<file path="flow/config.mk">
export PLATFORM = sky130hd
export DESIGN_NAME = WorkingFinal
export DESIGN_NICKNAME = WorkingFinal
export VERILOG_FILES = /design/flow/design.v
export SDC_FILE = /design/flow/constraint.sdc
export NUM_CORES = 4
export LEC_CHECK = 0
export ABC_AREA = 0
export CAP_MARGIN = 0
export CELL_PAD_IN_SITES_DETAIL_PLACEMENT = 0
export CELL_PAD_IN_SITES_GLOBAL_PLACEMENT = 1
export CORE_MARGIN = 2
export CORE_UTILIZATION = 72
export CTS_CLUSTER_DIAMETER = 44
export CTS_CLUSTER_SIZE = 80
export GPL_ROUTABILITY_DRIVEN = 0
export HOLD_SLACK_MARGIN = 0.05
export PLACE_DENSITY = 0.65
export SETUP_SLACK_MARGIN = -1.68
export SLEW_MARGIN = 10
</file>
<file path="flow/constraint.sdc">
create_clock -name core_clock -period 59.3 [get_ports {clk}]
set_input_delay 11.8600 -clock core_clock [delete_from_list [all_inputs] [get_ports {clk}]]
set_output_delay 11.8600 -clock core_clock [all_outputs]
set_load 0.01 [all_outputs]
</file>
<file path="flow/design.v">
module DFF( input D ,input D1 ,output reg Q, input Write,input Write1, input Clk);
	always@(posedge Clk) 
	begin
	if(Write)
		begin
		Q<=D;
		end
	else if(Write1)
		begin
		Q<=D1;
		end
	else
		Q<=Q;
	end
endmodule
module Register(input[15:0] in_Reg,input[15:0] in_Reg1, output [15:0] out_Reg, input reg_Write,input reg_Write1, input Clk);
	DFF D0(in_Reg[0],in_Reg1[0],out_Reg[0],reg_Write,reg_Write1,Clk);
	DFF D1(in_Reg[1],in_Reg1[1],out_Reg[1],reg_Write,reg_Write1,Clk);
	DFF D2(in_Reg[2],in_Reg1[2],out_Reg[2],reg_Write,reg_Write1,Clk);
	DFF D3(in_Reg[3],in_Reg1[3],out_Reg[3],reg_Write,reg_Write1,Clk);
	DFF D4(in_Reg[4],in_Reg1[4],out_Reg[4],reg_Write,reg_Write1,Clk);
	DFF D5(in_Reg[5],in_Reg1[5],out_Reg[5],reg_Write,reg_Write1,Clk);
	DFF D6(in_Reg[6],in_Reg1[6],out_Reg[6],reg_Write,reg_Write1,Clk);
	DFF D7(in_Reg[7],in_Reg1[7],out_Reg[7],reg_Write,reg_Write1,Clk);
	DFF D8(in_Reg[8],in_Reg1[8],out_Reg[8],reg_Write,reg_Write1,Clk);
	DFF D9(in_Reg[9],in_Reg1[9],out_Reg[9],reg_Write,reg_Write1,Clk);
	DFF D10(in_Reg[10],in_Reg1[10],out_Reg[10],reg_Write,reg_Write1,Clk);
	DFF D11(in_Reg[11],in_Reg1[11],out_Reg[11],reg_Write,reg_Write1,Clk);
	DFF D12(in_Reg[12],in_Reg1[12],out_Reg[12],reg_Write,reg_Write1,Clk);
	DFF D13(in_Reg[13],in_Reg1[13],out_Reg[13],reg_Write,reg_Write1,Clk);
	DFF D14(in_Reg[14],in_Reg1[14],out_Reg[14],reg_Write,reg_Write1,Clk);
	DFF D15(in_Reg[15],in_Reg1[15],out_Reg[15],reg_Write,reg_Write1,Clk);
endmodule
module IRlt(input Clk, input [15:0] in_IR, input IR_Write, output [15:0] out_IR);
	Register IR(in_IR,16'd0,out_IR,IR_Write,1'b0,Clk);
endmodule
module Decoder3to8(DestReg, DecOut);
	input [2:0] DestReg;
	output reg [7:0] DecOut;
	always@(DestReg)
	casex(DestReg)
		3'b000: DecOut=8'b00000001;
		3'b001: DecOut=8'b00000010;
		3'b010: DecOut=8'b00000100;
		3'b011: DecOut=8'b00001000;
		3'b100: DecOut=8'b00010000;
		3'b101: DecOut=8'b00100000;
		3'b110: DecOut=8'b01000000;
		3'b111: DecOut=8'b10000000;
	endcase
endmodule
module Mux8to1(reg_Out1,reg_Out2,reg_Out3,reg_Out4,reg_Out5,reg_Out6,reg_Out7,reg_Out8,Bus,Src);
	input[15:0]reg_Out1,reg_Out2,reg_Out3,reg_Out4,reg_Out5,reg_Out6,reg_Out7,reg_Out8;
	input[2:0]Src;
	output reg [15:0]Bus;
	always@(reg_Out1,reg_Out2,reg_Out3,reg_Out4,reg_Out5,reg_Out6,reg_Out7,reg_Out8 ,Src)
	begin
	case(Src)
		3'b000:Bus=reg_Out1;
		3'b001:Bus=reg_Out2;
		3'b010:Bus=reg_Out3;
		3'b011:Bus=reg_Out4;
		3'b100:Bus=reg_Out5;
		3'b101:Bus=reg_Out6;
		3'b110:Bus=reg_Out7;
		3'b111:Bus=reg_Out8;
	endcase
	end
endmodule
module RegFile(SrcA, SrcB,SrcC, DestReg, WriteData,WriteData1, OutBusA, OutBusB,OutBusC,reg_Write,reg_Write1, Clk);
	input [2:0]SrcA, SrcB,SrcC, DestReg;
	input Clk,reg_Write,reg_Write1;
	input [15:0]WriteData,WriteData1;
	output[15:0]OutBusA, OutBusB,OutBusC;
	wire [7:0]DecOut,DecOut1,Array,Array1;
	wire [15:0]out_Reg1,out_Reg2,out_Reg3,out_Reg4,out_Reg5,out_Reg6,out_Reg7,out_Reg8;
	wire [2:0]out;
		Register R1(16'd1,WriteData1,out_Reg1,1'b1,1'b0,Clk);
		Register R2(16'd3,WriteData1,out_Reg2,1'b1,1'b0,Clk);
		Register R3(16'd4,WriteData1,out_Reg3,1'b1,1'b0,Clk);
		Register R4(16'd15,WriteData1,out_Reg4,1'b1,1'b0,Clk);
		Register R5(WriteData,WriteData1,out_Reg5,Array[4],Array1[4],Clk);
		Register R6(WriteData,WriteData1,out_Reg6,Array[5],Array1[5],Clk);
		Register R7(WriteData,WriteData1,out_Reg7,Array[6],Array1[6],Clk);
		Register R8(WriteData,WriteData1,out_Reg8,Array[7],Array1[7],Clk);
		Decoder3to8 dec(DestReg,DecOut);
		Decoder3to8 dec1(SrcA,DecOut1);
		and (Array1[0],DecOut1[0],reg_Write1);
		and (Array1[1],DecOut1[1],reg_Write1);
		and (Array1[2],DecOut1[2],reg_Write1);
		and (Array1[3],DecOut1[3],reg_Write1);
		and (Array1[4],DecOut1[4],reg_Write1);
		and (Array1[5],DecOut1[5],reg_Write1);
		and (Array1[6],DecOut1[6],reg_Write1);
		and (Array1[7],DecOut1[7],reg_Write1);
		and (Array[0],DecOut[0],reg_Write);
		and (Array[1],DecOut[1],reg_Write);
		and (Array[2],DecOut[2],reg_Write);
		and (Array[3],DecOut[3],reg_Write);
		and (Array[4],DecOut[4],reg_Write);
		and (Array[5],DecOut[5],reg_Write);
		and (Array[6],DecOut[6],reg_Write);
		and (Array[7],DecOut[7],reg_Write);
		Mux8to1 m(out_Reg1,out_Reg2,out_Reg3,out_Reg4,out_Reg5,out_Reg6,out_Reg7,out_Reg8,OutBusA,SrcA);
		Mux8to1 m1(out_Reg1,out_Reg2,out_Reg3,out_Reg4,out_Reg5,out_Reg6,out_Reg7,out_Reg8,OutBusB,SrcB);
		Mux8to1 m2(out_Reg1,out_Reg2,out_Reg3,out_Reg4,out_Reg5,out_Reg6,out_Reg7,out_Reg8,OutBusC,SrcC);
endmodule
module Mux2to1(input control, input[15:0] in0, input[15:0] in1, output reg[15:0] out);
always @ (in0 or in1 or control) begin
	case(control)
		1'b0: out=in0;
		1'b1: out=in1;
	endcase
end
endmodule
module Mux4to1(input[1:0] control, input[15:0] in0, input[15:0] in1, input[15:0] in2, input[15:0] in3, output reg[15:0] out);
always @ (control or in0 or in1 or in2 or in3) begin
	case(control)
		2'b00: out=in0;
		2'b01: out=in1;
		2'b10: out=in2;
		2'b11: out=in3;
	endcase
end
endmodule
module Mux4to1_3bit(input [2:0]Src1,input [2:0]Src2, input [1:0]index,output reg [2:0]out);
	always@(Src1,Src2,index)
	begin
	case(index)
		2'b00:out=Src1;
		2'b10:out=Src2;
		2'b01:out=Src1;
		2'b11:out=Src1;
endcase
end
endmodule
module Mux5to1(input[2:0] control, input[15:0] in0, input[15:0] in1, input[15:0] in2, input[15:0] in3, input[15:0] in4, output reg[15:0] out);
always @ (control or in0 or in1 or in2 or in3 or in4) begin
	case(control)
		3'b000: out=in0;
		3'b001: out=in1;
		3'b010: out=in2;
		3'b011: out=in3;
		3'b100: out=in4;
		default: out=0;
	endcase
end
endmodule
module Sext6b(input[5:0] in, output reg[15:0] out);
	always @ (in)
		out = {in[5],in[5],in[5],in[5],in[5],in[5],in[5],in[5],in[5],in[5],in[5],in};
endmodule
module Sext3b(input[2:0] in, output reg[15:0] out);
	always @ (in)
		out = {in[2],in[2],in[2],in[2],in[2],in[2],in[2],in[2],in[2],in[2],in[2],in[2],in[2],in};
endmodule
module Zext6b(input[5:0] in, output reg[15:0] out);
	always @ (in)
		out = {1'b0,1'b0,1'b0,1'b0,1'b0,1'b0,1'b0,1'b0,1'b0,1'b0,in};
endmodule
module shiftconcat (input[15:0] in1, input[11:0] in2, output reg[15:0] out);
reg[11:0] temp;
always @ (in1,in2) begin
	out = {in1[15:13],in2,1'b0};
end
endmodule 
module shift1 (input[15:0] in, output[15:0]  out);
	assign out=in<<1;
endmodule
module ALU(input[3:0] aluop, input[15:0] A, input[15:0] B, input[15:0] C, output reg [15:0] LO, output reg[15:0] HI, output reg NZ);
	wire[15:0] out1; wire[15:0] out2;
	always @ (aluop,A,B,C) begin
		HI=0;
		LO=0;
		NZ=0;
		case(aluop)
			4'b0000: LO=A+B+C;
			4'b0001: LO=A-B-C;
			4'b0010: LO=A+B-C;
			4'b0011: begin
						if (C==16'd0) begin
							LO=16'hffff;
							HI=B;
						end
						else begin
							LO=B/C; 
							HI=B%C;
						end
					 end
			4'b0100: LO=A+B+C;
			4'b0101: LO=A<<C;
			4'b0110: LO=A>>C;
			4'b0111: LO=$signed(A)>>>C;
			4'b1000: LO=C+A;
			4'b1001: LO=C+A;
			4'b1010: begin
						if (A!=B)
							NZ=1;
						end
			4'b1011: LO = A|C;
			4'b1100: LO = A+C; 
			4'b1101: LO = B+C;  
			4'b1111: LO = A+B;
			default: ;
		endcase
	end
endmodule
module ctrlckt(input clk,
input reset,
input [3:0] opcode,
output reg w1,
output reg w2,
output reg pcwritecond,
output reg pcwrite,
output reg iord,
output reg memread,
output reg memwrite,
output reg [1:0] memtoreg,
output reg irwrite,
output reg A,
output reg B,
output reg [2:0] C,
output reg [1:0] pcsource,
output reg [3:0] aluop,
output reg ccpcinit,
output reg [3:0]opcodereg,
output reg [2:0]curstate);
always@(posedge clk)
	begin
	if(reset) begin
		curstate<=3'b000;
		w1<=1'b0;
		w2<=1'b0;
		pcwritecond<=1'b0;
		pcwrite<=1'b0;
		iord<=1'b0;
		memread<=1'b0;
		memwrite<=1'b0;
		memtoreg<=2'b00;
		irwrite<=1'b0;
		A<=1'b0;
		B<=1'b0;
		C<=3'b000;
		pcsource<=2'b00;
		aluop<=4'b0000;
		ccpcinit<=1;
	end
	else begin
		ccpcinit<=0;
		if(curstate==3'b000)
			begin
			curstate<=3'b001;
			w1<=1'b0;
			w2<=1'b0;
			pcwritecond<=1'b0;
			pcwrite<=1'b1;
			iord<=1'b0;
			memread<=1'b1;
			memwrite<=1'b0;
			memtoreg<=2'b00;
			irwrite<=1'b1;
			A<=1'b0;
			B<=1'b0;
			C<=3'b000;
			pcsource<=2'b00;
			aluop<=4'b1111;  
		end
		else if(curstate==3'b001)
			begin
			opcodereg<=opcode;
			curstate<=3'b010;
			w1<=1'b0;
			w2<=1'b0;
			pcwritecond<=1'b0;
			pcwrite<=1'b0;
			iord<=1'b0;
			memread<=1'b0;
			memwrite<=1'b0;
			memtoreg<=2'b00;
			irwrite<=1'b0;
			A<=1'b0;
			B<=1'b0;
			C<=3'b001;
			pcsource<=2'b00;
			aluop<=4'b1100;  
		end
		else if(curstate==3'b010)
			begin
				if(opcode==4'b0000)
				begin
					curstate<=3'b011;
					w1<=1'b0;
					w2<=1'b0;
					pcwritecond<=1'b0;
					pcwrite<=1'b0;
					iord<=1'b0;
					memread<=1'b0;
					memwrite<=1'b0;
					memtoreg<=2'b00;
					irwrite<=1'b0;
					A<=1'b1;
					B<=1'b1;
					C<=3'b000;
					pcsource<=2'b00;
					aluop<=4'b0000;
				end
				else if(opcode==4'b0001)
				begin
					curstate<=3'b011;
					w1<=1'b0;
					w2<=1'b0;
					pcwritecond<=1'b0;
					pcwrite<=1'b0;
					iord<=1'b0;
					memread<=1'b0;
					memwrite<=1'b0;
					memtoreg<=2'b00;
					irwrite<=1'b0;
					A<=1'b1;
					B<=1'b1;
					C<=3'b000;
					pcsource<=2'b00;
					aluop<=4'b0001;
				end
				else if (opcode==4'b0010)
				begin
					curstate<=3'b011;
					w1<=1'b0;
					w2<=1'b0;
					pcwritecond<=1'b0;
					pcwrite<=1'b0;
					iord<=1'b0;
					memread<=1'b0;
					memwrite<=1'b0;
					memtoreg<=2'b00;
					irwrite<=1'b0;
					A<=1'b1;
					B<=1'b1;
					C<=3'b000;
					pcsource<=2'b00;
					aluop<=4'b0010;
				end
				else if (opcode==4'b0011)
				begin
					curstate<=3'b011;
					w1<=1'b0;
					w2<=1'b0;
					pcwritecond<=1'b0;
					pcwrite<=1'b0;
					iord<=1'b0;
					memread<=1'b0;
					memwrite<=1'b0;
					memtoreg<=2'b00;
					irwrite<=1'b0;
					A<=1'b1;
					B<=1'b1;
					C<=3'b000;
					pcsource<=2'b00;
					aluop<=4'b0011;
				end
				else if(opcode == 4'b0100)
				begin
					curstate<=3'b011;
					w1<=1'b0;
					w2<=1'b0;
					pcwritecond<=1'b0;
					pcwrite<=1'b0;
					iord<=1'b0;
					memread<=1'b0;
					memwrite<=1'b0;
					memtoreg<=2'b00;
					irwrite<=1'b0;
					A<=1'b1;
					B<=1'b1;
					C<=3'b011;
					pcsource<=2'b00;
					aluop<=4'b0100;
				end
				else if(opcode==4'b0101)
				begin
					curstate<=3'b011;
					w1<=1'b0;
					w2<=1'b0;
					pcwritecond<=1'b0;
					pcwrite<=1'b0;
					iord<=1'b0;
					memread<=1'b0;
					memwrite<=1'b0;
					memtoreg<=2'b00;
					irwrite<=1'b0;
					A<=1'b1;
					B<=1'b1;
					C<=3'b011;
					pcsource<=2'b00;
					aluop<=4'b0101;
				end
				else if (opcode==4'b0110)
				begin
					curstate<=3'b011;
					w1<=1'b0;
					w2<=1'b0;
					pcwritecond<=1'b0;
					pcwrite<=1'b0;
					iord<=1'b0;
					memread<=1'b0;
					memwrite<=1'b0;
					memtoreg<=2'b00;
					irwrite<=1'b0;
					A<=1'b1;
					B<=1'b1;
					C<=3'b011;
					pcsource<=2'b00;
					aluop<=4'b0110;
				end
				else if (opcode == 4'b0111)
				begin
					curstate<=3'b011;
					w1<=1'b0;
					w2<=1'b0;
					pcwritecond<=1'b0;
					pcwrite<=1'b0;
					iord<=1'b0;
					memread<=1'b0;
					memwrite<=1'b0;
					memtoreg<=2'b00;
					irwrite<=1'b0;
					A<=1'b1;
					B<=1'b1;
					C<=3'b011;
					pcsource<=2'b00;
					aluop<=4'b0111;
				end
				else if (opcode==4'b1000)
				begin
					curstate<=3'b011;
					w1<=1'b0;
					w2<=1'b0;
					pcwritecond<=1'b0;
					pcwrite<=1'b0;
					iord<=1'b0;
					memread<=1'b0;
					memwrite<=1'b0;
					memtoreg<=2'b00;
					irwrite<=1'b0;
					A<=1'b1;
					B<=1'b0;
					C<=3'b010;
					pcsource<=2'b00;
					aluop<=4'b1000;
				end
				else if(opcode==4'b1001)
				begin
					curstate<=3'b011;
					w1<=1'b0;
					w2<=1'b0;
					pcwritecond<=1'b0;
					pcwrite<=1'b0;
					iord<=1'b0;
					memread<=1'b0;
					memwrite<=1'b0;
					memtoreg<=2'b00;
					irwrite<=1'b0;
					A<=1'b1;
					B<=1'b0;
					C<=3'b010;
					pcsource<=2'b00;
					aluop<=4'b1001;
				end
				else if (opcode==4'b1010)
				begin
					curstate<=3'b000;
					w1<=1'b0;
					w2<=1'b0;
					pcwritecond<=1'b1;
					pcwrite<=1'b0;
					iord<=1'b0;
					memread<=1'b0;
					memwrite<=1'b0;
					memtoreg<=2'b00;
					irwrite<=1'b0;
					A<=1'b1;
					B<=1'b1;
					C<=3'b010;
					pcsource<=2'b10;
					aluop<=4'b1010;
				end
				else if(opcode==4'b1011)
				begin
					curstate<=3'b011;
					w1<=1'b0;
					w2<=1'b0;
					pcwritecond<=1'b0;
					pcwrite<=1'b0;
					iord<=1'b0;
					memread<=1'b0;
					memwrite<=1'b0;
					memtoreg<=2'b00;
					irwrite<=1'b0;
					A<=1'b1;
					B<=1'b0;
					C<=3'b100;
					pcsource<=2'b00;
					aluop<=4'b1011;
				end
				else if(opcode==4'b1100)
				begin
					curstate<=3'b000;
					w1<=1'b0;
					w2<=1'b0;
					pcwritecond<=1'b0;
					pcwrite<=1'b1;
					iord<=1'b0;
					memread<=1'b0;
					memwrite<=1'b0;
					memtoreg<=2'b00;
					irwrite<=1'b0;
					A<=1'b1;
					B<=1'b0;
					C<=3'b010;
					pcsource<=2'b01;
					aluop<=4'b1100;
				end
				else if(opcode == 4'b1101)
				begin
					curstate<=3'b000;
					w1<=1'b1;
					w2<=1'b0;
					pcwritecond<=1'b0;
					pcwrite<=1'b1;
					iord<=1'b0;
					memread<=1'b0;
					memwrite<=1'b0;
					memtoreg<=2'b10;
					irwrite<=1'b0;
					A<=1'b1;
					B<=1'b0;
					C<=3'b010;
					pcsource<=2'b00;
					aluop<=4'b1100;
				end		
			end
		else if (curstate==3'b011)	
			begin
				if(opcode==4'b0000)
				begin
					curstate<=3'b000;
					w1<=1'b1;
					w2<=1'b0;
					pcwritecond<=1'b0;
					pcwrite<=1'b0;
					iord<=1'b0;
					memread<=1'b0;
					memwrite<=1'b0;
					memtoreg<=2'b01;
					irwrite<=1'b0;
					A<=1'b0;
					B<=1'b0;
					C<=3'b000;
					pcsource<=2'b00;
					aluop<=4'b1110;
				end	
				else if (opcode==4'b0001)
				begin
					curstate<=3'b000;
					w1<=1'b1;
					w2<=1'b0;
					pcwritecond<=1'b0;
					pcwrite<=1'b0;
					iord<=1'b0;
					memread<=1'b0;
					memwrite<=1'b0;
					memtoreg<=2'b01;
					irwrite<=1'b0;
					A<=1'b0;
					B<=1'b0;
					C<=3'b000;
					pcsource<=2'b00;
					aluop<=4'b1110;
				end
				else if(opcode == 4'b0010)
				begin
					curstate<=3'b000;
					w1<=1'b1;
					w2<=1'b0;
					pcwritecond<=1'b0;
					pcwrite<=1'b0;
					iord<=1'b0;
					memread<=1'b0;
					memwrite<=1'b0;
					memtoreg<=2'b01;
					irwrite<=1'b0;
					A<=1'b0;
					B<=1'b0;
					C<=3'b000;
					pcsource<=2'b00;
					aluop<=4'b1110;
				end
				else if(opcode==4'b0011)
				begin
					curstate<=3'b000;
					w1<=1'b1;
					w2<=1'b1;
					pcwritecond<=1'b0;
					pcwrite<=1'b0;
					iord<=1'b0;
					memread<=1'b0;
					memwrite<=1'b0;
					memtoreg<=2'b01;
					irwrite<=1'b0;
					A<=1'b0;
					B<=1'b0;
					C<=3'b000;
					pcsource<=2'b00;
					aluop<=4'b1110;
				end
				else if(opcode==4'b0100)
				begin
					curstate<=3'b000;
					w1<=1'b1;
					w2<=1'b0;
					pcwritecond<=1'b0;
					pcwrite<=1'b0;
					iord<=1'b0;
					memread<=1'b0;
					memwrite<=1'b0;
					memtoreg<=2'b01;
					irwrite<=1'b0;
					A<=1'b1;
					B<=1'b0;
					C<=3'b100;
					pcsource<=2'b00;
					aluop<=4'b1110;
				end
				else if(opcode==4'b0101)
				begin
					curstate<=3'b000;
					w1<=1'b1;
					w2<=1'b0;
					pcwritecond<=1'b0;
					pcwrite<=1'b0;
					iord<=1'b0;
					memread<=1'b0;
					memwrite<=1'b0;
					memtoreg<=2'b01;
					irwrite<=1'b0;
					A<=1'b1;
					B<=1'b0;
					C<=3'b100;
					pcsource<=2'b00;
					aluop<=4'b1110;
				end
				else if(opcode==4'b0110)
				begin
					curstate<=3'b000;
					w1<=1'b1;
					w2<=1'b0;
					pcwritecond<=1'b0;
					pcwrite<=1'b0;
					iord<=1'b0;
					memread<=1'b0;
					memwrite<=1'b0;
					memtoreg<=2'b01;
					irwrite<=1'b0;
					A<=1'b1;
					B<=1'b0;
					C<=3'b100;
					pcsource<=2'b00;
					aluop<=4'b1110;
				end
				else if(opcode==4'b0111)
				begin
					curstate<=3'b000;
					w1<=1'b1;
					w2<=1'b0;
					pcwritecond<=1'b0;
					pcwrite<=1'b0;
					iord<=1'b0;
					memread<=1'b0;
					memwrite<=1'b0;
					memtoreg<=2'b01;
					irwrite<=1'b0;
					A<=1'b1;
					B<=1'b0;
					C<=3'b100;
					pcsource<=2'b00;
					aluop<=4'b1110;
				end
				else if(opcode==4'b1000)
				begin
					curstate<=3'b100;
					w1<=1'b0;
					w2<=1'b0;
					pcwritecond<=1'b0;
					pcwrite<=1'b0;
					iord<=1'b1;
					memread<=1'b1;
					memwrite<=1'b0;
					memtoreg<=2'b00;
					irwrite<=1'b0;
					A<=1'b0;
					B<=1'b0;
					C<=3'b100;
					pcsource<=2'b00;
					aluop<=4'b1110;
				end
				else if(opcode==4'b1001)
				begin
					curstate<=3'b000;
					w1<=1'b0;
					w2<=1'b0;
					pcwritecond<=1'b0;
					pcwrite<=1'b0;
					iord<=1'b1;
					memread<=1'b0;
					memwrite<=1'b1;
					memtoreg<=2'b00;
					irwrite<=1'b0;
					A<=1'b1;
					B<=1'b0;
					C<=3'b100;
					pcsource<=2'b00;
					aluop<=4'b1110;
					opcodereg<=opcode;
				end
				else if(opcode==4'b1011)
				begin
					curstate<=3'b000;
					w1<=1'b1;
					w2<=1'b0;
					pcwritecond<=1'b0;
					pcwrite<=1'b0;
					iord<=1'b0;
					memread<=1'b0;
					memwrite<=1'b0;
					memtoreg<=2'b01;
					irwrite<=1'b0;
					A<=1'b0;
					B<=1'b0;
					C<=3'b000;
					pcsource<=2'b00;
					aluop<=4'b1110;
				end
			end
		else if (curstate==3'b100) begin
			if(opcode==4'b1000)
			begin
				curstate<=3'b000;
				w1<=1'b1;
				w2<=1'b0;
				pcwritecond<=1'b0;
				pcwrite<=1'b0;
				iord<=1'b0;
				memread<=1'b0;
				memwrite<=1'b0;
				memtoreg<=2'b00;
				irwrite<=1'b0;
				A<=1'b0;
				B<=1'b0;
				C<=3'b000;
				pcsource<=2'b00;
				aluop<=4'b1110;
			end	
		end
	end	
end
endmodule
module WorkingFinal(input clk, input reset, input wire[15:0] mem_rdata, output wire[15:0] mem_addr, output wire[15:0] mem_wdata, output wire mem_we, output wire halt);
	wire[15:0] MemOut, IRout, AluOutLo, AluOutHi, ALUInA, ALUInB, ALUInC, PCin, PCout, MemAddr, OutBusB, DMRout, RegWD1;
	wire ccpcwrite, ccirwrite, ccA, ccB, ccw1;
	wire[2:0] ccC, RFinB, curstate;
	wire[3:0] opcodereg, ccaluop;
	wire[15:0] LOout,Bout, RegWD2,OutBusA,OutBusC,Aout,Cout,PCSrcIn1,AluSrcCIn1,AluSrcCIn2,AluSrcCIn3,AluSrcCIn4;
	wire wNZ, wire1, PCwrite1,ccw2,ccpcwritecond,cciord,ccmemread,ccmemwrite,ccpcinit;
	wire[1:0] ccpcsource,ccmemtoreg;
	ctrlckt  cc (clk,reset,IRout[15:12],ccw1,ccw2,ccpcwritecond,ccpcwrite,cciord,ccmemread,ccmemwrite,ccmemtoreg,ccirwrite,ccA,ccB,ccC,ccpcsource,ccaluop,ccpcinit,opcodereg,curstate);
	and(wire1,ccpcwritecond,wNZ);
	or(PCwrite1,wire1,ccpcwrite);
	Register PC (PCin,16'd0,PCout,PCwrite1,ccpcinit,clk);
	Mux2to1 IorD (cciord,PCout,LOout,MemAddr);
	assign mem_addr = MemAddr;
	assign mem_wdata = Bout;
	assign mem_we = ccmemwrite;
	assign MemOut = mem_rdata;
	assign halt = (curstate == 3'b010) && (IRout[15:13] == 3'b111);
	IRlt ir1(clk,MemOut,ccirwrite,IRout);
	Register DMR(MemOut,16'd0,DMRout,1'b1,1'b0,clk);
	Mux4to1 MemToReg(ccmemtoreg,DMRout,LOout,PCout,16'd1,RegWD1);
	Mux4to1_3bit m4to13bit (IRout[5:3],IRout[11:9],IRout[15:14],RFinB);
	RegFile rfile1 (IRout[8:6],RFinB,IRout[2:0],IRout[11:9],RegWD1,RegWD2,OutBusA,OutBusB,OutBusC,ccw1,ccw2,clk);
	Register RegAluSrcA(OutBusA,16'd0,Aout,1'b1,1'b0,clk);
	Register RegAluSrcB(OutBusB,16'd0,Bout,1'b1,1'b0,clk);
	Register RegAluSrcC(OutBusC,16'd0,Cout,1'b1,1'b0,clk);
	shiftconcat conc (PCout,IRout[11:0],PCSrcIn1);
	Sext6b s6b (IRout[5:0], AluSrcCIn2);
	shift1 sh1 (AluSrcCIn2,AluSrcCIn1);
	Sext3b s3b (IRout[2:0], AluSrcCIn3);
	Zext6b z6b (IRout[5:0],AluSrcCIn4);
	Mux2to1 AluSrcA(ccA, PCout, Aout, ALUInA);
	Mux2to1 AluSrcB(ccB, 16'd2, Bout,ALUInB);
	Mux5to1 AluSrcC(ccC, Cout, AluSrcCIn1, AluSrcCIn2, AluSrcCIn3, AluSrcCIn4, ALUInC);
	ALU alu (ccaluop, ALUInA,ALUInB,ALUInC, AluOutLo,AluOutHi,wNZ);
	Register HI(AluOutHi,16'd0,RegWD2,1'b1,ccpcinit,clk);
	Register LO(AluOutLo,16'd0,LOout,1'b1,ccpcinit,clk);
	Mux4to1 PCSrc (ccpcsource,AluOutLo,PCSrcIn1,LOout,16'd1,PCin);
endmodule
</file>
<file path="flow/run.sh">
#!/bin/bash
# the make line also repeats each setting of config.mk as NAME=value (left out here)
make -C /OpenROAD-flow-scripts/flow DESIGN_CONFIG=/design/flow/config.mk WORK_HOME=/design/flow/orfs CLKGATE_MAP_FILE= finish
</file>
==> notes.md, run 1 <==
The commonest cells after synthesis are sky130_fd_sc_hd__a21oi_1, sky130_fd_sc_hd__nor2_1, sky130_fd_sc_hd__nand2_1. Synthesis handed over a netlist of 2990 instances. Once synthesis finished, the tally of register bits stood at 238. The chip area in the Yosys report is 0.0238 mm², and the horizontal die size is 186 µm.

The tool reported: "[ERROR GPL-0301] Utilization 110.584 % exceeds 100%". For the floorplan net count, the log shows 3225. Summing all multiplexer cells gives an area fraction of 6.66%. The cell-mix breakdown from Yosys lists the XOR/XNOR area share as 4.39%.

For the count of distinct cell types in the synthesized netlist, the log shows 98. Yosys mapped a number of flops with a built-in enable equal to 96. The die is 186 µm tall. With the AND-OR/OR-AND share of the synthesized area at 28.0%, the total die area is 0.0345 mm². For this run, the leading register cell type out of synthesis is sky130_fd_sc_hd__dfxtp_1.

Of the synthesized area, sequential elements account for 24.1%. With the fraction of synthesized cell area taken by the top area cell type at 12.1%, the number of placement rows is 66. For this run, the number of Yosys warnings is 13. The run stopped with a tool error. By instance count, the leading cell after synthesis is sky130_fd_sc_hd__a21oi_1. The synthesized-area fraction occupied by adder cells came out at 12.0%. The last stage reached was global placement without I/O.

After synthesis, the share of flip-flops with an asynchronous set or reset is 0%. After Yosys synthesis, and, or, nand and nor cells account for 20.0% of the synthesized area. By area the synthesized netlist is led by sky130_fd_sc_hd__edfxtp_1, sky130_fd_sc_hd__dfxtp_1, sky130_fd_sc_hd__ha_1, sky130_fd_sc_hd__a21oi_1, sky130_fd_sc_hd__nor2_1.

For reference, the top logic cell family by area is AND-OR/OR-AND gates. Yosys stat counts 2990 cells in the synthesized netlist. The fraction of the core area occupied by cells at floorplan came out at 73.0%. Each instance of the synthesized netlist takes up on average 7.94 µm². The logs give 0.0325 mm² for the standard cell core area and 0.0238 mm² for the post-synth design cell area. Of all cell types, the one taking the most synthesized area is sky130_fd_sc_hd__edfxtp_1.
==> run 2: changes to the inputs <==
- ABC_AREA: 0 -> not set
- CAP_MARGIN: 0 -> 20
- CELL_PAD_IN_SITES_DETAIL_PLACEMENT: 0 -> not set
- CELL_PAD_IN_SITES_GLOBAL_PLACEMENT: 1 -> not set
- CORE_UTILIZATION: 72 -> 70
- CTS_CLUSTER_DIAMETER: 44 -> not set
- CTS_CLUSTER_SIZE: 80 -> not set
- GPL_ROUTABILITY_DRIVEN: 0 -> not set
- HOLD_SLACK_MARGIN: 0.05 -> not set
- PLACE_DENSITY: 0.65 -> not set
- SETUP_SLACK_MARGIN: -1.68 -> not set
- SLEW_MARGIN: 10 -> 20
- clock period: 59.3 -> 24.2 ns (I/O delays scaled with it)
==> run 2 against run 1 <==
  * The flow stops in global routing
  * Synthesized cell count did not move
  * Synthesized area unchanged
  * Die area increased by 2.8%
==> notes.md, run 2 <==
With the fraction of the mapped netlist area in simple logic gates at 20.0% (unchanged), the number of instances in the synthesized netlist is 2990 (unchanged). For the HPWL after detailed placement, the log shows 75.8 mm. The number of cells in the yosys synthesis report was 2990 (unchanged); the fraction of the core area occupied by cells at floorplan was 71.0% (was 73.0%). With the number of sinks on the clock net at 238, the number of warnings issued by yosys is 13 (unchanged). With the number of placement rows at 67 (was 66), the largest buffer count on any clock path is 3.

The share of the yosys chip area belonging to registers was 24.1% (unchanged). The synthesized-area fraction occupied by adder cells is 12.0% (unchanged). The post-synthesis cell type with the largest instance count was sky130_fd_sc_hd__a21oi_1 (unchanged).

The congestion estimate from routability-driven global placement came to 1.25. The post-synthesis average cell area is 7.94 µm² (unchanged), and the post-synthesis async set-or-reset flop share is 0% (unchanged). The run gives 28.0% (unchanged) for the AND-OR/OR-AND share of the synthesized area.

Summed over all routing layers, the global router reports a total usage of 88.7%. The instance area at placement was 0.0287 mm²; the number of synthesized flops with an enable pin was 96 (unchanged). With the standard cell core area at 0.0334 mm² (was 0.0325 mm²), the floorplan net count is 3225 (unchanged). For this design the top-level I/O count stands at 52. The number of levels the H-tree was split into is 1.

Top cells by area: sky130_fd_sc_hd__edfxtp_1, sky130_fd_sc_hd__dfxtp_1, sky130_fd_sc_hd__ha_1, sky130_fd_sc_hd__a21oi_1, sky130_fd_sc_hd__nor2_1 (unchanged). The run gives 0.0238 mm² (unchanged) for the post-synth design cell area. Area share of xor/xnor cells in the synthesized design: 4.39% (unchanged). The flow did not finish.

Top cells by count, synth: sky130_fd_sc_hd__a21oi_1, sky130_fd_sc_hd__nor2_1, sky130_fd_sc_hd__nand2_1 (unchanged). The cell type contributing the most total cell area after synthesis was sky130_fd_sc_hd__edfxtp_1 (unchanged). With the fraction of synthesized cell area taken by the top area cell type at 12.1% (unchanged), the die extent in y is 188 µm (was 186 µm). For this design, the CTS-stage hold fixing added 0 buffers. The quantity of I/O buffers inserted on ports works out to 51.

The tools report the last stage reached as global routing (was global placement without I/O). The global-route congestion overflow total was 666. Largest family of logic cells by area: AND-OR/OR-AND gates (unchanged). The count of distinct cell types in the synthesized netlist is 98 (unchanged). Chip area in the Yosys report: 0.0238 mm² (unchanged).

The synthesis-stage register bit count is 238 (unchanged). For the total die area, the log shows 0.0354 mm² (was 0.0345 mm²). Counting the buffers created by CTS gives 22. Error Message: [ERROR GRT-0116] Global routing finished with congestion. Check the congestion regions in the DRC Viewer (was [ERROR GPL-0301] Utilization 110.584 % exceeds 100%). The run gives 6.66% (unchanged) for the share of synthesized area spent on multiplexers. Most used flip-flop cell: sky130_fd_sc_hd__dfxtp_1 (unchanged).

The run gives 188 µm (was 186 µm) for the horizontal die size. Root buffer cell: sky130_fd_sc_hd__clkbuf_16.
[run 2: repair_timing]
action / in CTS
buffers inserted: 115
setup endpoints to repair: 19
gates cloned: 1
pin swaps: 150
resized: 230
[run 2: per-stage QoR]
| stage | instances | setup TNS [ns] | total power [mW] | setup slack, ns |
|---|---|---|---|---|
| floorplan | 2990 | -8.54 | 55.3 | -0.591 |
| global placement | 3842 | -11.68 | 118 | -0.816 |
| detailed placement | 3842 | -28.71 | 120 | -1.77 |
| CTS | 3997 | -6.19 | 145 | -0.446 |
[run 2: metal layers]
metal	overflow	global-route usage (%)
met5	2	40.5
met2	416	103
met4	218	92.8
met1	11	86.3
met3	19	78.5
==> run 3: changes to the inputs <==
- ABC_AREA: not set -> 1
- CAP_MARGIN: 20 -> 10
- CELL_PAD_IN_SITES_DETAIL_PLACEMENT: not set -> 2
- CELL_PAD_IN_SITES_GLOBAL_PLACEMENT: not set -> 1
- CORE_MARGIN: 2 -> 3
- CORE_UTILIZATION: 70 -> 17
- CTS_CLUSTER_SIZE: not set -> 80
- GPL_ROUTABILITY_DRIVEN: not set -> 0
- HOLD_SLACK_MARGIN: not set -> 0.05
- MAX_ROUTING_LAYER: not set -> met4
- PLACE_DENSITY_LB_ADDON: not set -> 0.23
- SLEW_MARGIN: 20 -> 0
- clock period: 24.2 -> 28.0 ns (I/O delays scaled with it)
==> run 3 against run 2 <==
  * Die area rose to 3.9 times the previous value
  * Synthesized area down 4.7%
  * Now clean on timing, DRC and antenna
  * Synthesized cell count up 11%
==> notes.md, run 3 <==
The flow ran to the end and the layout has no timing, DRC or antenna violations. The share of the yosys chip area belonging to registers was 25.3% (was 24.1%); the post-route minimum period was 26.63 ns. Top cells by count, synth: sky130_fd_sc_hd__nand2_1, sky130_fd_sc_hd__inv_1, sky130_fd_sc_hd__o21ai_0 (was sky130_fd_sc_hd__a21oi_1, sky130_fd_sc_hd__nor2_1, sky130_fd_sc_hd__nand2_1).

The instance area at placement came out at 0.0257 mm² (was 0.0287 mm²). The data required time reported for the critical path is 28.30 ns. The HPWL after detailed placement is 97.0 mm (was 75.8 mm). The run gives 0.411 mW as the power in the clock group.

The worst stage delay on the critical path came out at 0.35 ns. For the via count of the first global-routing pass, the log shows 25400. In this run, the combinational gates consume 67.9% of the power.

The pin closest to its max-slew limit shows a slew of 1.17 ns. The DRC violation total after the first TritonRoute iteration is 1384, and the via count normalized by instance count is 4.63. The run gives 3.17% (was 4.39%) for the area share of xor/xnor cells in the synthesized design. With the routed length per instance at 23.3 µm, the maximum achievable frequency is 37.5 MHz.

IR analysis of the VDD net gives a maximum drop of 0.0916 mV. The run gives -1.45 ns (was -1.77 ns) as the post-place setup slack. Launch point of the worst reg-to-reg path: cc.C[1]$_DFF_P_.

The number of sinks on the clock net is 238 (unchanged). Per report_power, the Sequential row totals 0.429 mW. Number of buffers added by the clock tree synthesis step: 28 (was 22). The number of instances in the placed design was 5135 (was 3842). For this design, the slowest cell found on the critical path is sky130_fd_sc_hd__dfxtp_2. In this run, flip-flops and latches consume 16.4% of the power.

The AND-OR/OR-AND share of the synthesized area came out at 21.0% (was 28.0%). The via count was 24600; the residual DRC count was 0. The cell type group with the largest total delay on the critical path was simple AND/OR/NAND/NOR gates. The post-synthesis async set-or-reset flop share is 0% (unchanged), and the later-pin clock latency in the skew report is 0.57 ns. After detailed routing, no signal wire sits above met4. Recorded from the global router log, the overflow total was 0. On the final layout, the worst clock skew is 0.0143 ns. The cell that appears most often on the critical path is sky130_fd_sc_hd__nand2_2.

The largest family of logic cells by area was simple AND/OR/NAND/NOR gates (was AND-OR/OR-AND gates). The switching part of the total power was 48.3%; the number of detailed-routing iterations run before antenna repair was 5. Dividing the final minimum period by the clock period gives 95.1%. The tally of non-filler cells in the final layout was 5306.

The run reported a max-capacitance violation count of 0. The path with the worst hold slack has its endpoint at cc.pcwritecond$_SDFFE_PP0P_. The quantity of I/O buffers inserted on ports is 51 (unchanged), and the count of nets after finishing is 3763. The critical path is of the flop to flop type. The tools report the number of instances in the synthesized netlist as 3329 (was 2990).

Cell type contributing the most total cell area after synthesis: sky130_fd_sc_hd__nand2_1 (was sky130_fd_sc_hd__edfxtp_1). The worst hold path belongs to the class flop to flop. With the number of placement rows at 133 (was 67), the number of cells in the yosys synthesis report is 3329 (was 2990). Total routing usage reported by global routing: 17.7%.

Combinational power for this build is 1.78 mW. Top cells by area: sky130_fd_sc_hd__nand2_1, sky130_fd_sc_hd__edfxtp_1, sky130_fd_sc_hd__dfxtp_1, sky130_fd_sc_hd__ha_1, sky130_fd_sc_hd__inv_1 (was sky130_fd_sc_hd__edfxtp_1, sky130_fd_sc_hd__dfxtp_1, sky130_fd_sc_hd__ha_1, sky130_fd_sc_hd__a21oi_1, sky130_fd_sc_hd__nor2_1). The final count of hold timing violations came out at 0. TritonCTS built the clock tree. The synthesized-area fraction occupied by adder cells was 12.6% (was 12.0%). The chip area in the Yosys report is 0.0226 mm² (was 0.0238 mm²), and the number of warnings issued by yosys is 13 (unchanged).

The number of levels the H-tree was split into is 1 (unchanged), and the number of synthesized flops with an enable pin is 96 (unchanged). The fraction of the core area occupied by cells at floorplan came out at 17.2% (was 71.0%). The count of distinct cell types in the synthesized netlist was 70 (was 98). The register-to-register path setup slack is 1.37 ns. With the relative slew slack at 21.0%, the minimum setup slack in the final design is 1.37 ns.

At the end of the flow the core is filled with cells to 22.2%. Counting buffers and inverters, the worst setup path is 234 cells deep. Startpoint of the worst setup timing path: cc.C[1]$_DFF_P_.

Die extent in y: 371 µm (was 188 µm). The global-route wire length before repair is 176 mm, and the horizontal die size is 371 µm (was 188 µm). With the total die area at 0.138 mm² (was 0.0354 mm²), the final-report setup violation count is 0. With the post-synth design cell area at 0.0226 mm² (was 0.0238 mm²), the met3 wire length is 3.15 mm. The fraction of synthesized cell area taken by the top area cell type works out to 13.1% (was 12.1%).

For the top-level I/O count, the log shows 52 (unchanged). The share of synthesized area spent on multiplexers was 0.0442% (was 6.66%). STA classifies the critical path endpoint as a flop. The synthesis-stage register bit count was 238 (unchanged); the standard cell core area was 0.132 mm² (was 0.0334 mm²). Summing over the stages, the warning tally comes to 31. The report lists the power per cell area as 89.5 mW/mm².

For the largest buffer count on any clock path, the log shows 3 (unchanged). The most critical hold endpoint after final layout shows a slack of 0.455 ns. Measured in cells, the most critical reg-to-reg path has a length of 234. The worst setup path is launched from a flop. The number of cells traversed by the worst hold path was 2; the max-slew violation count was 0.

Fraction of the mapped netlist area in simple logic gates: 27.5% (was 20.0%). For this design the total switching power over the nets is 1.26 mW. The run gives 0 as the number of routed nets with antenna violations. Entering global routing, the biggest net connects 37 pins.

The clock network accounts for 15.7% of the total power. Looking at the group totals, the largest power group turns out to be combinational cells. The tools report the total internal power as 1.35 mW.

The finished cells cover 0.0293 mm². The logs give 1 for the initial antenna violation count and 61.3 mm for the wire length on met2. The floorplan net count came out at 3564 (was 3225). The wire length reported by the detailed router is 124 mm, and the arrival time of the worst setup path is 26.94 ns. Clock transition at the registers of the reported paths: 0.06 ns. Together, buffers and inverters on the worst path number 20. Root buffer cell: sky130_fd_sc_hd__clkbuf_16 (unchanged). The wire length on met1 was 56.3 mm. The critical path maximum fanout is 10. The script extracted a total leakage power of 13.2 nW. The run gives 29.4% for the area growth from synthesis to layout. The most used flip-flop cell is sky130_fd_sc_hd__dfxtp_1 (unchanged). The launch point of the worst min-delay path is recorded as cc.pcwritecond$_SDFFE_PP0P_. The post-synthesis cell type with the largest instance count was sky130_fd_sc_hd__nand2_1 (was sky130_fd_sc_hd__a21oi_1).

The post-synthesis average cell area was 6.80 µm² (was 7.94 µm²). The tools report the capture point of the worst path as PC.D0.Q$_SDFFCE_PN0P_. STA lists the endpoint of the worst register-to-register path as PC.D0.Q$_SDFFCE_PN0P_.
## run 3: area by class of cell
cell class	count	area [µm²]
fill	15600	103000
multi-input combinational	2499	16200
sequential	238	5730
timing repair buffer	275	2300
tap	1755	2200
inverter	484	1850
clock buffer	39	860
clock inverter	13	174
timing repair inverter	2	11.3
antenna	1	2.50
## run 3: routing by layer
layer,global-route usage (%),vias up
li1,-,11600
met1,22.9,12500
met2,30.7,404
met3,0.738,106
met4,3.30,0
met5,-,-
## run 3: repair_timing
action                     4_1_cts  5_1_grt
pin swaps                       17      184
gates cloned                     1        2
gates resized                   70      307
buffers inserted                20       95
setup endpoints to repair       18       20
hold buffers                     0        0
## run 3: through the flow
stage | power (mW) | setup TNS [ns]
final | 2.62 | 0
after global routing | 2.81 | -9.41
after CTS | 2.42 | -0.0645
after detailed placement | 1.85 | -20.49
after global placement | 1.84 | -0.465
after floorplan | 1.36 | 0
==> run 4: changes to the inputs <==
- CAP_MARGIN: 10 -> 20
- CELL_PAD_IN_SITES_DETAIL_PLACEMENT: 2 -> not set
- CELL_PAD_IN_SITES_GLOBAL_PLACEMENT: 1 -> not set
- CORE_MARGIN: 3 -> 2
- CORE_UTILIZATION: 17 -> 59
- CTS_CLUSTER_SIZE: 80 -> 100
- GPL_ROUTABILITY_DRIVEN: 0 -> not set
- HOLD_SLACK_MARGIN: 0.05 -> not set
- MAX_ROUTING_LAYER: met4 -> not set
- PLACE_DENSITY_LB_ADDON: 0.23 -> not set
- SLEW_MARGIN: 0 -> 20
- clock period: 28.0 -> 18.3 ns (I/O delays scaled with it)
==> run 4 against run 3 <==
  * Die area down 71%
  * The flow now stops in global routing
  * Synthesized area did not move
  * Synthesized cell count unchanged
==> notes.md, run 4 <==
The run stopped with a tool error. The tools report the last stage reached as global routing. The first error in the log reads "[ERROR GRT-0232] Routing congestion too high. Check the congestion heatmap in the GUI". The post-synthesis async set-or-reset flop share was 0% (unchanged); the post-place setup slack was -8.38 ns (was -1.45 ns). With the fraction of synthesized cell area taken by the top area cell type at 13.1% (unchanged), the share of synthesized area spent on multiplexers is 0.0442% (unchanged).

The number of instances in the synthesized netlist was 3329 (unchanged). Share of the yosys chip area belonging to registers: 25.3% (unchanged). The number of instances in the placed design was 4294 (was 5135).

The run gives 20 (was 28) for the number of buffers added by the clock tree synthesis step. The horizontal die size came out at 200 µm (was 371 µm). For the HPWL after detailed placement, the log shows 75.6 mm (was 97.0 mm).

The standard cell core area was 0.0378 mm² (was 0.132 mm²); the count of distinct cell types in the synthesized netlist was 70 (unchanged). Largest family of logic cells by area: simple AND/OR/NAND/NOR gates (unchanged). Top cells by count, synth: sky130_fd_sc_hd__nand2_1, sky130_fd_sc_hd__inv_1, sky130_fd_sc_hd__o21ai_0 (unchanged).

The number of levels the H-tree was split into is 1 (unchanged). The tools report the number of placement rows as 71 (was 133). The run gives 1.16 for the final weighted congestion in routability-driven placement.

The number of cells in the yosys synthesis report was 3329 (unchanged). The fraction of the core area occupied by cells at floorplan was 59.9% (was 17.2%). The die extent in y was 200 µm (was 371 µm).

Cell type contributing the most total cell area after synthesis: sky130_fd_sc_hd__nand2_1 (unchanged). Synthesis-stage register bit count: 238 (unchanged). For the chip area in the Yosys report, the log shows 0.0226 mm² (unchanged).

The post-cts hold-fix buffer tally was 0 (unchanged); the number of sinks on the clock net was 238 (unchanged). The post-synth design cell area came out at 0.0226 mm² (unchanged). The run gives 3.17% (unchanged) for the area share of xor/xnor cells in the synthesized design.

The AND-OR/OR-AND share of the synthesized area is 21.0% (unchanged). The largest buffer count on any clock path was 3 (unchanged); the synthesized-area fraction occupied by adder cells was 12.6% (unchanged). The root buffer cell is sky130_fd_sc_hd__clkbuf_16 (unchanged). The most used flip-flop cell is sky130_fd_sc_hd__dfxtp_1 (unchanged). The logs give 52 (unchanged) for the top-level I/O count and 0.0399 mm² (was 0.138 mm²) for the total die area.

Top cells by area: sky130_fd_sc_hd__nand2_1, sky130_fd_sc_hd__edfxtp_1, sky130_fd_sc_hd__dfxtp_1, sky130_fd_sc_hd__ha_1, sky130_fd_sc_hd__inv_1 (unchanged). The post-synthesis cell type with the largest instance count was sky130_fd_sc_hd__nand2_1 (unchanged). With the fraction of the mapped netlist area in simple logic gates at 27.5% (unchanged), the quantity of I/O buffers inserted on ports is 51 (unchanged). With the number of synthesized flops with an enable pin at 96 (unchanged), the number of warnings issued by yosys is 13 (unchanged). The post-synthesis average cell area came out at 6.80 µm² (unchanged). The run gives 84.6% as the total routing usage reported by global routing. With the floorplan net count at 3564 (unchanged), the global-route congestion overflow total is 656.

The instance area at placement came out at 0.0276 mm² (was 0.0257 mm²).
[run 4: timing repair]
item / in CTS
gates resized: 97
endpoints found under the setup margin: 26
cloned: 0
pin swaps: 101
buffers inserted: 104
[run 4: per-layer routing]
metal	GRT overflow	track usage, %
met3	48	73.1
met4	154	82.7
met2	392	99.6
met1	60	83.4
met5	2	48.8
==> run 5: changes to the inputs <==
- CORE_UTILIZATION: 59 -> 72
- CTS_CLUSTER_SIZE: 100 -> not set
- TNS_END_PERCENT: not set -> 5
- clock period: 18.3 -> 11.3 ns (I/O delays scaled with it)
==> run 5 against run 4 <==
  * The run again fails in global routing
  * Die area shrank 18%
  * Synthesized area did not move
  * Synthesized cell count stayed put
==> notes.md, run 5 <==
The AND-OR/OR-AND share of the synthesized area came out at 21.0% (unchanged). The root buffer cell was sky130_fd_sc_hd__clkbuf_16 (unchanged). The post-synth design cell area is 0.0226 mm² (unchanged). The last stage reached was global routing (unchanged). The cell type contributing the most total cell area after synthesis is sky130_fd_sc_hd__nand2_1 (unchanged). The post-synthesis average cell area came out at 6.80 µm² (unchanged). The number of levels the H-tree was split into was 1 (unchanged); the floorplan net count was 3564 (unchanged).

The run gives 13 (unchanged) for the number of warnings issued by yosys. The run gives 181 µm (was 200 µm) for the die extent in y. For the final weighted congestion in routability-driven placement, the log shows 1.27 (was 1.16). The number of synthesized flops with an enable pin was 96 (unchanged); the total routing usage reported by global routing was 87.2%. Most used flip-flop cell: sky130_fd_sc_hd__dfxtp_1 (unchanged). With the number of buffers added by the clock tree synthesis step at 19 (was 20), the largest buffer count on any clock path is 3 (unchanged). With the number of sinks on the clock net at 238 (unchanged), the HPWL after detailed placement is 71.9 mm (was 75.6 mm). The post-synthesis cell type with the largest instance count is sky130_fd_sc_hd__nand2_1 (unchanged). The standard cell core area was 0.0307 mm² (was 0.0378 mm²); the number of instances in the synthesized netlist was 3329 (unchanged).

The run gives -15.81 ns (was -8.38 ns) for the post-place setup slack. Top cells by area: sky130_fd_sc_hd__nand2_1, sky130_fd_sc_hd__edfxtp_1, sky130_fd_sc_hd__dfxtp_1, sky130_fd_sc_hd__ha_1, sky130_fd_sc_hd__inv_1 (unchanged). Largest family of logic cells by area: simple AND/OR/NAND/NOR gates (unchanged). Error Message: [ERROR GRT-0116] Global routing finished with congestion. Check the congestion regions in the DRC Viewer (was [ERROR GRT-0232] Routing congestion too high. Check the congestion heatmap in the GUI).

The share of the yosys chip area belonging to registers was 25.3% (unchanged); the total die area was 0.0329 mm² (was 0.0399 mm²). The synthesized-area fraction occupied by adder cells is 12.6% (unchanged). The fraction of the mapped netlist area in simple logic gates is 27.5% (unchanged), and the top-level I/O count is 52 (unchanged). With the fraction of synthesized cell area taken by the top area cell type at 13.1% (unchanged), the global-route congestion overflow total is 470. Quantity of I/O buffers inserted on ports: 51 (unchanged). The chip area in the Yosys report came out at 0.0226 mm² (unchanged). The run stopped with a tool error. The run gives 3.17% (unchanged) for the area share of xor/xnor cells in the synthesized design.

The run gives 64 (was 71) for the number of placement rows. With the horizontal die size at 181 µm (was 200 µm), the fraction of the core area occupied by cells at floorplan is 73.6% (was 59.9%). Synthesis-stage register bit count: 238 (unchanged). The run gives 70 (unchanged) as the count of distinct cell types in the synthesized netlist. With the number of cells in the yosys synthesis report at 3329 (unchanged), the share of synthesized area spent on multiplexers is 0.0442% (unchanged).

The run gives 0% (unchanged) for the post-synthesis async set-or-reset flop share. Top cells by count, synth: sky130_fd_sc_hd__nand2_1, sky130_fd_sc_hd__inv_1, sky130_fd_sc_hd__o21ai_0 (unchanged).
[run 5: repair_timing]
item / in CTS
cloned: 2
hold buffers: 0
buffers inserted: 61
pin swaps: 70
endpoints found under the setup margin: 34
gates resized: 85
[run 5: metal layers]
metal	GRT overflow	GRT usage, %
met3	13	77.1
met2	296	101
met5	5	45.9
met4	148	90.8
met1	8	84.2
[run 5: metrics by stage]
stage	instance area, µm²	cells	utilization, %	setup TNS [ns]	hold WS, ns
after floorplan	22900	3329	-	-324.34	0.419
after CTS	28600	4280	93.0	-374.76	0.497
after global placement	27200	4183	88.5	-325.08	0.429
after detailed placement	27200	4183	88.5	-388.85	0.433
==> run 6: changes to the inputs <==
- CAP_MARGIN: 20 -> 10
- CELL_PAD_IN_SITES_DETAIL_PLACEMENT: not set -> 0
- CELL_PAD_IN_SITES_GLOBAL_PLACEMENT: not set -> 1
- CORE_MARGIN: 2 -> 3
- CORE_UTILIZATION: 72 -> 58
- CTS_CLUSTER_SIZE: not set -> 80
- GPL_ROUTABILITY_DRIVEN: not set -> 0
- HOLD_SLACK_MARGIN: not set -> 0.05
- PLACE_DENSITY: not set -> 0.47
- SLEW_MARGIN: 20 -> 10
- TNS_END_PERCENT: 5 -> not set
- clock period: 11.3 -> 18.3 ns (I/O delays scaled with it)
==> run 6 against run 5 <==
  * The flow again stops in global routing
  * Die area rose by 26%
  * Synthesized area unchanged
  * Synthesized cell count stayed put
==> notes.md, run 6 <==
The fraction of the mapped netlist area in simple logic gates was 27.5% (unchanged). The largest family of logic cells by area is simple AND/OR/NAND/NOR gates (unchanged). The last stage reached is global routing (unchanged). For the number of levels the H-tree was split into, the log shows 1 (unchanged). The number of synthesized flops with an enable pin is 96 (unchanged).

The area share of xor/xnor cells in the synthesized design works out to 3.17% (unchanged). Top cells by count, synth: sky130_fd_sc_hd__nand2_1, sky130_fd_sc_hd__inv_1, sky130_fd_sc_hd__o21ai_0 (unchanged). For the fraction of the core area occupied by cells at floorplan, the log shows 59.5% (was 73.6%). The run gives 0.0442% (unchanged) for the share of synthesized area spent on multiplexers. The number of placement rows is 71 (was 64). Error Message: [ERROR GRT-0232] Routing congestion too high. Check the congestion heatmap in the GUI (was [ERROR GRT-0116] Global routing finished with congestion. Check the congestion regions in the DRC Viewer). The run gives 4277 (was 4183) as the number of instances in the placed design. The quantity of I/O buffers inserted on ports was 51 (unchanged); the floorplan net count was 3564 (unchanged). Number of instances in the synthesized netlist: 3329 (unchanged). Standard cell core area: 0.0380 mm² (was 0.0307 mm²). The global route stage reports its total congestion overflow as 412. The cell type contributing the most total cell area after synthesis is sky130_fd_sc_hd__nand2_1 (unchanged). Post-synthesis cell type with the largest instance count: sky130_fd_sc_hd__nand2_1 (unchanged).

The run gives 0.0414 mm² (was 0.0329 mm²) as the total die area. Total global-route track usage over all layers is 78.4%. With the number of sinks on the clock net at 238 (unchanged), the post-synth design cell area is 0.0226 mm² (unchanged).

Most used flip-flop cell: sky130_fd_sc_hd__dfxtp_1 (unchanged). The number of warnings issued by yosys is 13 (unchanged), and the synthesized-area fraction occupied by adder cells is 12.6% (unchanged). The run gives 0.0226 mm² (unchanged) as the chip area in the Yosys report. The run gives 21.0% (unchanged) for the AND-OR/OR-AND share of the synthesized area. The count of distinct cell types in the synthesized netlist is 70 (unchanged), and the post-synthesis average cell area is 6.80 µm² (unchanged).

The die extent in y is 204 µm (was 181 µm), and the share of the yosys chip area belonging to registers is 25.3% (unchanged). The run gives 0 (unchanged) as the post-cts hold-fix buffer tally. The run stopped with a tool error. For the number of buffers added by the clock tree synthesis step, the log shows 22 (was 19). With the horizontal die size at 204 µm (was 181 µm), the fraction of synthesized cell area taken by the top area cell type is 13.1% (unchanged). Top cells by area: sky130_fd_sc_hd__nand2_1, sky130_fd_sc_hd__edfxtp_1, sky130_fd_sc_hd__dfxtp_1, sky130_fd_sc_hd__ha_1, sky130_fd_sc_hd__inv_1 (unchanged). The number of cells in the yosys synthesis report is 3329 (unchanged), and the post-synthesis async set-or-reset flop share is 0% (unchanged). The top-level I/O count came out at 52 (unchanged).

The HPWL after detailed placement was 71.5 mm (was 71.9 mm). The tools report the largest buffer count on any clock path as 3 (unchanged). The root buffer cell was sky130_fd_sc_hd__clkbuf_16 (unchanged). The synthesis-stage register bit count came out at 238 (unchanged).
[run 6: repair_timing]
| item | in CTS |
|---|---|
| pin swaps | 142 |
| cloned | 5 |
| setup endpoints to repair | 26 |
| buffers inserted | 301 |
| resized | 225 |
| endpoints found under the hold margin | 0 |
[run 6: metrics by stage]
| stage | setup slack (ns) | cell area, µm² | total power, mW | setup TNS [ns] |
|---|---|---|---|---|
| floorplan | -6.29 | 23100 | 2.25 | -121.55 |
| global placement | -6.72 | 27400 | 3.20 | -136.45 |
| detailed placement | -8.12 | 27400 | 3.28 | -168.61 |
| CTS | -7.00 | 31500 | 4.72 | -143.67 |
[run 6: layer usage]
metal  GRT overflow  track usage (%)
met1             21             79.1
met2            270             93.3
met3             12             65.6
met4            109             74.6
met5              0             37.4
==> run 7: changes to the inputs <==
- CAP_MARGIN: 10 -> 20
- CELL_PAD_IN_SITES_DETAIL_PLACEMENT: 0 -> not set
- CELL_PAD_IN_SITES_GLOBAL_PLACEMENT: 1 -> not set
- CORE_MARGIN: 3 -> 2
- CORE_UTILIZATION: 58 -> 64
- CTS_CLUSTER_SIZE: 80 -> 100
- GPL_ROUTABILITY_DRIVEN: 0 -> not set
- HOLD_SLACK_MARGIN: 0.05 -> not set
- PLACE_DENSITY: 0.47 -> 0.36
- SETUP_SLACK_MARGIN: not set -> 3.89
- SLEW_MARGIN: 10 -> 20
- TNS_END_PERCENT: not set -> 10
- clock period: 18.3 -> 26.1 ns (I/O delays scaled with it)
==> run 7 against run 6 <==
  * The run again fails in global routing
  * Synthesized cell count is the same
  * Die area shrank 11%
  * Synthesized area is the same
==> notes.md, run 7 <==
The synthesized-area fraction occupied by adder cells was 12.6% (unchanged). Top cells by area: sky130_fd_sc_hd__nand2_1, sky130_fd_sc_hd__edfxtp_1, sky130_fd_sc_hd__dfxtp_1, sky130_fd_sc_hd__ha_1, sky130_fd_sc_hd__inv_1 (unchanged). The number of buffers added by the clock tree synthesis step is 21 (was 22). The area share of xor/xnor cells in the synthesized design was 3.17% (unchanged). The run gives 3329 (unchanged) as the number of instances in the synthesized netlist. The tools report the fraction of the core area occupied by cells at floorplan as 65.2% (was 59.5%). Post-synthesis average cell area: 6.80 µm² (unchanged).

Cell type contributing the most total cell area after synthesis: sky130_fd_sc_hd__nand2_1 (unchanged). The number of placement rows is 68 (was 71), and the floorplan net count is 3564 (unchanged). The logs give 13 (unchanged) for the number of warnings issued by yosys and 3329 (unchanged) for the number of cells in the yosys synthesis report. The total die area is 0.0369 mm² (was 0.0414 mm²).

The most used flip-flop cell is sky130_fd_sc_hd__dfxtp_1 (unchanged). Top cells by count, synth: sky130_fd_sc_hd__nand2_1, sky130_fd_sc_hd__inv_1, sky130_fd_sc_hd__o21ai_0 (unchanged). The synthesis-stage register bit count was 238 (unchanged). The tools report the last stage reached as global routing (unchanged). With the number of sinks on the clock net at 238 (unchanged), the global-route congestion overflow total is 2. Largest family of logic cells by area: simple AND/OR/NAND/NOR gates (unchanged). With the AND-OR/OR-AND share of the synthesized area at 21.0% (unchanged), the post-synth design cell area is 0.0226 mm² (unchanged). Across every metal layer, demand over resource in global routing totals 66.3%. Chip area in the Yosys report: 0.0226 mm² (unchanged). Error Message: [ERROR GRT-0116] Global routing finished with congestion. Check the congestion regions in the DRC Viewer (was [ERROR GRT-0232] Routing congestion too high. Check the congestion heatmap in the GUI). The run gives 1.08 as the final weighted congestion in routability-driven placement. The number of synthesized flops with an enable pin was 96 (unchanged); the HPWL after detailed placement was 66.2 mm (was 71.5 mm). The post-synthesis cell type with the largest instance count is sky130_fd_sc_hd__nand2_1 (unchanged). The fraction of the mapped netlist area in simple logic gates was 27.5% (unchanged). The run gives 51 (unchanged) for the quantity of I/O buffers inserted on ports.

The run stopped with a tool error. With the die extent in y at 192 µm (was 204 µm), the share of synthesized area spent on multiplexers is 0.0442% (unchanged). The run gives 0.0347 mm² (was 0.0380 mm²) for the standard cell core area. The count of distinct cell types in the synthesized netlist is 70 (unchanged), and the fraction of synthesized cell area taken by the top area cell type is 13.1% (unchanged).

The post-place setup slack is -1.52 ns (was -8.12 ns), and the horizontal die size is 192 µm (was 204 µm). The tools report the root buffer cell as sky130_fd_sc_hd__clkbuf_16 (unchanged). For the top-level I/O count, the log shows 52 (unchanged).

The tools report the largest buffer count on any clock path as 3 (unchanged). The tools report the post-cts hold-fix buffer tally as 0 (unchanged). The post-synthesis async set-or-reset flop share is 0% (unchanged), and the share of the yosys chip area belonging to registers is 25.3% (unchanged). The run gives 1 (unchanged) as the number of levels the H-tree was split into.
==> run 7: per-stage QoR <==
stage | instances | cell area [µm²] | hold WS [ns]
4_1_cts | 4054 | 26700 | 0.450
3_5_place_dp | 3800 | 24000 | 0.433
3_3_place_gp | 3800 | 24000 | 0.429
2_1_floorplan | 3329 | 23000 | 0.419
==> run 7: timing repair <==
item                                    in CTS
endpoints found under the setup margin      22
setup buffers                              214
pin swaps                                  118
gates cloned                                 3
gates resized                               88
==> run 7: metal layers <==
| metal | overflow | global-route usage, % |
|---|---|---|
| met3 | 0 | 49.8 |
| met1 | 1 | 69.9 |
| met5 | 0 | 30.9 |
| met4 | 1 | 56.1 |
| met2 | 0 | 83.0 |
==> run 8: changes to the inputs <==
- CELL_PAD_IN_SITES_DETAIL_PLACEMENT: not set -> 2
- CORE_UTILIZATION: 64 -> 40
- CTS_CLUSTER_SIZE: 100 -> 80
- MIN_ROUTING_LAYER: not set -> met1
- PLACE_DENSITY: 0.36 -> not set
- SETUP_SLACK_MARGIN: 3.89 -> 0.75
- SLEW_MARGIN: 20 -> 35
- TNS_END_PERCENT: 10 -> 25
- clock period: 26.1 -> 30.0 ns (I/O delays scaled with it)
==> run 8 against run 7 <==
  * The flow again stops in global routing
  * Synthesized area stayed put
  * Die area is 59% higher
  * Synthesized cell count is the same
==> notes.md, run 8 <==
Error Message: [ERROR GRT-0116] Global routing finished with congestion. Check the congestion regions in the DRC Viewer (unchanged). The horizontal die size is 242 µm (was 192 µm), and the count of distinct cell types in the synthesized netlist is 70 (unchanged). The run gives -7.16 ns (was -1.52 ns) as the post-place setup slack. The share of synthesized area spent on multiplexers was 0.0442% (unchanged); the post-cts hold-fix buffer tally was 0 (unchanged). The largest family of logic cells by area was simple AND/OR/NAND/NOR gates (unchanged). The final weighted congestion in routability-driven placement came out at 1.06 (was 1.08).

Instance area at placement: 0.0239 mm² (was 0.0240 mm²). With the HPWL after detailed placement at 108 mm (was 66.2 mm), the global-route congestion overflow total is 128. The number of placement rows was 87 (was 68); the total routing usage reported by global routing was 75.2%. With the quantity of I/O buffers inserted on ports at 51 (unchanged), the fraction of synthesized cell area taken by the top area cell type is 13.1% (unchanged). The synthesis-stage register bit count was 238 (unchanged); the number of sinks on the clock net was 238 (unchanged). The fraction of the core area occupied by cells at floorplan was 40.3% (was 65.2%).

The run gives 21.0% (unchanged) for the AND-OR/OR-AND share of the synthesized area. The post-synthesis cell type with the largest instance count was sky130_fd_sc_hd__nand2_1 (unchanged). The number of cells in the yosys synthesis report is 3329 (unchanged), and the area share of xor/xnor cells in the synthesized design is 3.17% (unchanged). Top cells by area: sky130_fd_sc_hd__nand2_1, sky130_fd_sc_hd__edfxtp_1, sky130_fd_sc_hd__dfxtp_1, sky130_fd_sc_hd__ha_1, sky130_fd_sc_hd__inv_1 (unchanged). The die extent in y came out at 242 µm (was 192 µm).

Root buffer cell: sky130_fd_sc_hd__clkbuf_16 (unchanged). The run gives 25.3% (unchanged) as the share of the yosys chip area belonging to registers. The number of levels the H-tree was split into was 1 (unchanged); the number of synthesized flops with an enable pin was 96 (unchanged). The cell type contributing the most total cell area after synthesis was sky130_fd_sc_hd__nand2_1 (unchanged). Post-synthesis average cell area: 6.80 µm² (unchanged). The flow did not finish. The post-synth design cell area was 0.0226 mm² (unchanged); the fraction of the mapped netlist area in simple logic gates was 27.5% (unchanged). The floorplan net count came out at 3564 (unchanged). The number of buffers added by the clock tree synthesis step is 28 (was 21). The last stage reached is global routing (unchanged). The tools report the chip area in the Yosys report as 0.0226 mm² (unchanged). For the standard cell core area, the log shows 0.0562 mm² (was 0.0347 mm²). The synthesized-area fraction occupied by adder cells works out to 12.6% (unchanged).

Top cells by count, synth: sky130_fd_sc_hd__nand2_1, sky130_fd_sc_hd__inv_1, sky130_fd_sc_hd__o21ai_0 (unchanged). Most used flip-flop cell: sky130_fd_sc_hd__dfxtp_1 (unchanged). The run gives 13 (unchanged) for the number of warnings issued by yosys. The total die area was 0.0585 mm² (was 0.0369 mm²).

The number of instances in the synthesized netlist was 3329 (unchanged); the post-synthesis async set-or-reset flop share was 0% (unchanged). The top-level I/O count came out at 52 (unchanged). Largest buffer count on any clock path: 3 (unchanged).
run 8: metrics by stage:
stage                     power [mW]  cells  setup TNS [ns]
after CTS                       2.53   4222               0
after detailed placement        1.80   4070         -127.24
after global placement          1.61   4070           -2.43
after floorplan                 1.27   3329               0
run 8: what timing repair did:
item,4_1_cts
pin swaps,85
setup endpoints to repair,22
resized,271
setup buffers,95
gates cloned,5
run 8: metal layers:
layer  GRT overflow  GRT usage [%]
met4             55           76.5
met3              3           58.7
met5              0           28.6
met1              5           74.8
met2             65           92.4
Power and IR drop assume default switching activity.
